## run 1
==> flow/design.v (excerpt) <==
module ALU_TOP #(parameter wid =16,parameter MB=32)   
  (
   input  wire [wid-1:0] A,
   input  wire [wid-1:0] B,
   input  wire [3:0]     alu_fun,
   input  wire           clk,
   input  wire           rest,
   output wire  [wid-1:0]  ari_out,   
   output wire            carry_out,
   output wire            ari_flag,
   output wire  [wid-1:0] log_out,
   output wire            log_flag,
   output wire  [wid-1:0] cmp_out,
   output wire            cmp_flag,
   output wire  [wid-1:0] shift_out,
   output wire            shift_flag
   );
Size in the first run: ~2300 cells after synthesis, roughly 50 flip-flops, about 15000 um2 of cells after synthesis.
Settings: LEC_CHECK=0, ABC_AREA=1, CAP_MARGIN=20, CORE_MARGIN=2, CORE_UTILIZATION=72, CTS_CLUSTER_SIZE=72, PLACE_DENSITY=0.95, SETUP_SLACK_MARGIN=1.68, SLEW_MARGIN=20; clock period 8.61 ns.
run.sh (not shown) runs the stock make flow with config.mk's settings and CLKGATE_MAP_FILE=.
clock tree synthesis: run 1 exited with error
### run 1 -> run 2
==> flow/config.mk <==
export PLATFORM = sky130hd
export DESIGN_NAME = ALU_TOP
export DESIGN_NICKNAME = ALU_TOP
export VERILOG_FILES = /design/flow/design.v
export SDC_FILE = /design/flow/constraint.sdc
export NUM_CORES = 4
export LEC_CHECK = 0
export CAP_MARGIN = 20
export CORE_MARGIN = 2
export CORE_UTILIZATION = 40
export SLEW_MARGIN = 20
==> flow/constraint.sdc <==
create_clock -name core_clock -period 34.2 [get_ports {clk}]
set_input_delay 6.8400 -clock core_clock [delete_from_list [all_inputs] [get_ports {clk}]]
set_output_delay 6.8400 -clock core_clock [all_outputs]
set_load 0.01 [all_outputs]
### Flow results
- Area figure in the yosys stat output (higher): run 1
- The flow did not stop early for run 2: all stages ran, and the layout cleared the timing, design-rule and antenna checks.
- Per the comparison of run 2 with run 1, cell count after synthesis now smaller, number of primary I/O pins comparable, worst setup slack before clock tree synthesis now larger, total die size now larger.
Changes in run 3 relative to run 2:
-- flow/config.mk --
<<< run 2, line 7
export LEC_CHECK = 0
export CAP_MARGIN = 20
export CORE_MARGIN = 2
export CORE_UTILIZATION = 40
export SLEW_MARGIN = 20
>>> run 3, line 7
export LEC_CHECK = 0
export ABC_AREA = 1
export CAP_MARGIN = 20
export CORE_MARGIN = 2
export CORE_UTILIZATION = 71
export PLACE_DENSITY = 0.39
export SLEW_MARGIN = 20
==> flow/constraint.sdc <==
create_clock -name core_clock -period 15.2 [get_ports {clk}]
set_input_delay 3.0400 -clock core_clock [delete_from_list [all_inputs] [get_ports {clk}]]
set_output_delay 3.0400 -clock core_clock [all_outputs]
set_load 0.01 [all_outputs]
Findings:
- Area reported by Yosys stat, run 3 vs run 2: up by a few percent
- Number of cells in the design after placement (run 3 / run 2): 1.2
- What run 2 reported for final HPWL from detailed placement has to be multiplied by 1.2 to get the figure for run 3.
- Among run 2 and run 3, the run that stopped before the end is run 3, and it is the only one.
Changes in run 4 relative to run 3:
-- flow/config.mk --
<<< run 3, line 7
export LEC_CHECK = 0
export ABC_AREA = 1
export CAP_MARGIN = 20
export CORE_MARGIN = 2
export CORE_UTILIZATION = 71
export PLACE_DENSITY = 0.39
export SLEW_MARGIN = 20
>>> run 4, line 7
export LEC_CHECK = 0
export CAP_MARGIN = 20
export CORE_MARGIN = 2
export CORE_UTILIZATION = 66
export SETUP_SLACK_MARGIN = -2.0
export SLEW_MARGIN = 20
==> flow/constraint.sdc <==
create_clock -name core_clock -period 29.8 [get_ports {clk}]
set_input_delay 5.9600 -clock core_clock [delete_from_list [all_inputs] [get_ports {clk}]]
set_output_delay 5.9600 -clock core_clock [all_outputs]
set_load 0.01 [all_outputs]
## What came out
Re count of placed standard cells including taps: run 3 and run 4 aren't equal, and the lower value belongs to run 4.
The flow ran to completion for all of run 3 and run 4 but run 3, which stopped partway.
Stage in which a tool error killed run 3: clock tree synthesis.
Every stage of run 4 finished as expected; the final checks, on the other hand, flagged setup timing, which means the layout fails.
In run 4, the post-synthesis average cell area came out 1.2 um2 above the value in run 3.
Changes observed in run 4 relative to run 3: count of different cell masters after synthesis increased 26; worst slack at placement increased 12050 ps.
For the total cell area reported by yosys after synthesis, run 4 came in 2.8% lower than run 3 did.
The inputs of run 5 differ from those of run 4 as listed below.
-- flow/config.mk --
<<< run 4, line 7
export LEC_CHECK = 0
export CAP_MARGIN = 20
export CORE_MARGIN = 2
export CORE_UTILIZATION = 66
export SETUP_SLACK_MARGIN = -2.0
export SLEW_MARGIN = 20
>>> run 5, line 7
export LEC_CHECK = 0
export ABC_AREA = 1
export CAP_MARGIN = 20
export CORE_MARGIN = 2
export CORE_UTILIZATION = 68
export SETUP_SLACK_MARGIN = 2.13
export SLEW_MARGIN = 20
==> flow/constraint.sdc <==
create_clock -name core_clock -period 8.61 [get_ports {clk}]
set_input_delay 1.7220 -clock core_clock [delete_from_list [all_inputs] [get_ports {clk}]]
set_output_delay 1.7220 -clock core_clock [all_outputs]
set_load 0.01 [all_outputs]
- Status(run 5) = ERROR, stage = clock tree synthesis
- Compared to run 4, run 5 has mean instance size in the synthesized netlist 1.2 um2 lower.
- Run 5 against run 4: count of distinct cell types in the synthesized netlist dropped 29%, XOR/XNOR share of the synthesized area saw a decrease, die height flat, synthesized area moved up, HPWL after detailed placement rose by about 10%.
Relative to run 5, the following input files were edited for run 6:
-- flow/config.mk --
<<< run 5, line 7
export LEC_CHECK = 0
export ABC_AREA = 1
export CAP_MARGIN = 20
export CORE_MARGIN = 2
export CORE_UTILIZATION = 68
export SETUP_SLACK_MARGIN = 2.13
export SLEW_MARGIN = 20
>>> run 6, line 7
export LEC_CHECK = 0
export CAP_MARGIN = 20
export CORE_MARGIN = 2
export CORE_UTILIZATION = 44
export SLEW_MARGIN = 20
==> flow/constraint.sdc <==
create_clock -name core_clock -period 34.2 [get_ports {clk}]
set_input_delay 6.8400 -clock core_clock [delete_from_list [all_inputs] [get_ports {clk}]]
set_output_delay 6.8400 -clock core_clock [all_outputs]
set_load 0.01 [all_outputs]
Run 6 ended up with a lower synthesized-area fraction occupied by and/or/nand/nor cells than run 5 did.
In run 6, the register share after synthesis came out 0.23 points above the value in run 5.
Every stage of the flow completed for run 6, and the final layout passed the timing, design-rule and antenna checks.
Total half-perimeter wirelength after legalization and detailed placement, run 6 vs run 5: down by more than 10%
Run 5 has lower floorplan core area than run 6.
Run 6 vs run 5 — unique cell type count in the Yosys netlist climbed by more than a quarter
